Setup of build 48:
// MODULE_STATIC_PROCESS
module MODULE_STATIC_PROCESS (
    input clk,
    input rst,
    input [3:0] state_info,
    input [11:0] read_from_aux,
    input [11:0] read_from_ram,
    output reg [11:0] write2aux,
    output reg [11:0] write2ram,
    output reg [9:0] write2aux_addr,
    output reg [9:0] read_from_aux_addr,
    output reg [18:0] write2ram_addr,
    output reg[18:0] read_from_ram_addr,
    output reg ena_write_ram,
    output done
);
Settings: LEC_CHECK=0, CAP_MARGIN=20, CELL_PAD_IN_SITES_DETAIL_PLACEMENT=1, CELL_PAD_IN_SITES_GLOBAL_PLACEMENT=2, CORE_MARGIN=2, CORE_UTILIZATION=47, CTS_CLUSTER_SIZE=86, GPL_TIMING_DRIVEN=1, MAX_ROUTING_LAYER=met4, MIN_ROUTING_LAYER=met1, PLACE_DENSITY=0.54, SLEW_MARGIN=15, TNS_END_PERCENT=70; clock period 25.0 ns.
run.sh (not shown) runs the stock make flow with config.mk's settings and CLKGATE_MAP_FILE=.
Layout checks on build 48: not met. Flow itself completed; violations: negative setup slack.
Input changes introduced in build 20 (baseline for comparison: build 48):
# build 48
export LEC_CHECK = 0
export CAP_MARGIN = 20
export CELL_PAD_IN_SITES_DETAIL_PLACEMENT = 1
export CELL_PAD_IN_SITES_GLOBAL_PLACEMENT = 2
export CORE_MARGIN = 2
export CORE_UTILIZATION = 47
export CTS_CLUSTER_SIZE = 86
export GPL_TIMING_DRIVEN = 1
export MAX_ROUTING_LAYER = met4
export MIN_ROUTING_LAYER = met1
export PLACE_DENSITY = 0.54
export SLEW_MARGIN = 15
export TNS_END_PERCENT = 70
create_clock -name core_clock -period 25.0 [get_ports {clk}]
# build 20
export LEC_CHECK = 0
export CAP_MARGIN = 20
export CORE_MARGIN = 2
export CORE_UTILIZATION = 13
export PLACE_DENSITY = 0.6
export SLEW_MARGIN = 20
create_clock -name core_clock -period 41.1 [get_ports {clk}]
[summary]
Summary of build 48 and build 20: one run falls short of a clean finish, namely build 48.
Status build 48: flow complete, layout not clean - negative setup slack
The start point of the critical path comes out read_from_ram[10] in one run and read_from_ram[9] in the other, namely in build 20 and build 48 respectively.
[build 20] setup total negative slack rose 23.71 ns relative to build 48
In build 20 the normalized max-slew margin turned out 6.3 points higher than in build 48.
Note that the final weighted congestion of routability-driven global placement recorded for build 20 amounts to 0.950 times the value seen in build 48.
Build 48 → build 20: filler cell count in the final layout up about 230%, post-synthesis to final-layout area growth down 3.4 points, instance count after placement with tap cells included up about 36%, final non-filler cell total up 2232.
Here is what was changed in the inputs of build 31 compared with build 20.
# build 20
export LEC_CHECK = 0
export CAP_MARGIN = 20
export CORE_MARGIN = 2
export CORE_UTILIZATION = 13
export PLACE_DENSITY = 0.6
export SLEW_MARGIN = 20
create_clock -name core_clock -period 41.1 [get_ports {clk}]
# build 31
export LEC_CHECK = 0
export CAP_MARGIN = 20
export CORE_MARGIN = 2
export CORE_UTILIZATION = 37
export PLACE_DENSITY = 0.6
export SLEW_MARGIN = 20
create_clock -name core_clock -period 28.4 [get_ports {clk}]
Per the comparison of build 31 with build 20, core outline area now sits lower, number of buffers outside the clock class in the layout now sits higher, wire length reported by the detailed router now sits lower.
For build 31, the cell at the slowest stage of the critical path was fa_1, unlike build 20, where it was clkdlybuf4s50_1.
Modified inputs, build 77 compared to build 31
# build 31
export LEC_CHECK = 0
export CAP_MARGIN = 20
export CORE_MARGIN = 2
export CORE_UTILIZATION = 37
export PLACE_DENSITY = 0.6
export SLEW_MARGIN = 20
create_clock -name core_clock -period 28.4 [get_ports {clk}]
# build 77
export LEC_CHECK = 0
export CAP_MARGIN = 20
export CORE_MARGIN = 2
export CORE_UTILIZATION = 71
export MAX_ROUTING_LAYER = met4
export SETUP_SLACK_MARGIN = 5.0
export SLEW_MARGIN = 20
create_clock -name core_clock -period 27.9 [get_ports {clk}]
Although build 77 finished all stages, its layout failed final checks on negative setup slack.
Per the comparison of build 77 with build 31, post-route fraction of the period consumed by the critical path up 5.0 points, average cell area after synthesis flat.

Starting RTL as in the previous note.
## MODULE_STATIC_PROCESS
module MODULE_STATIC_PROCESS (
    input clk,
    input rst,
    input [3:0] state_info,
    input [11:0] read_from_aux,
    input [11:0] read_from_ram,
    output reg [11:0] write2aux,
    output reg [11:0] write2ram,
    output reg [9:0] write2aux_addr,
    output reg [9:0] read_from_aux_addr,
    output reg [18:0] write2ram_addr,
    output reg[18:0] read_from_ram_addr,
    output reg ena_write_ram,
    output done
);
make LEC_CHECK=0 ABC_AREA=1 CAP_MARGIN=20 CORE_MARGIN=2 CORE_UTILIZATION=72 CTS_CLUSTER_DIAMETER=207 CTS_CLUSTER_SIZE=100 PLACE_DENSITY=0.6 SETUP_SLACK_MARGIN=1.0 SLEW_MARGIN=20 TNS_END_PERCENT=5 finish   # period 16.1 ns
The starting point never finished: it broke off in global routing, error GRT-0232.
==> next run, changes <==
- ABC_AREA: 1 -> unset
- CORE_UTILIZATION: 72 -> 8
- CTS_CLUSTER_DIAMETER: 207 -> unset
- CTS_CLUSTER_SIZE: 100 -> unset
- SETUP_SLACK_MARGIN: 1.0 -> unset
- TNS_END_PERCENT: 5 -> unset
- clock period: 16.1 -> 45.6 ns (I/O delays scaled with it)
- With this change the flow produced a clean layout
- area after synthesis rose by a few percent
- synthesized cell count shrinks by roughly a tenth
- die size came out higher to 9.0 times its value
==> next run, changes <==
- CORE_UTILIZATION: 8 -> 66
- clock period: 45.6 -> 23.5 ns (I/O delays scaled with it)
=> Now the flow completed, yet does not pass: setup timing; non-clock buffer count grows by 437; cell count shrinks by 43%; clock-buffer cell count shrinks by 10; clock skew shrinks by 10 ps; setup slack got worse by 12000 ps; final area shrinks by 5.4%; wire length shrinks by 3.6%; hold slack improved by 5.6 ps.
==> next run, changes <==
- CORE_UTILIZATION: 66 -> 72
- CTS_CLUSTER_DIAMETER: unset -> 207
- CTS_CLUSTER_SIZE: unset -> 100
- clock period: 23.5 -> 16.1 ns (I/O delays scaled with it)
With this change the flow ended with an error in global routing, error GRT-0232.
Synthesized cell count stays the same.
Die size goes down by about 8%.
Synthesized area is unchanged.
==> next run, changes <==
- CORE_UTILIZATION: 72 -> 65
- CTS_CLUSTER_DIAMETER: 207 -> 238
- CTS_CLUSTER_SIZE: 100 -> unset
- MAX_ROUTING_LAYER: unset -> met4
- clock period: 16.1 -> 24.7 ns (I/O delays scaled with it)
Effect: This time the run finished but failed the layout checks on setup timing; synthesized cell count does not change; die size goes up by about 10%; synthesized area is unchanged.
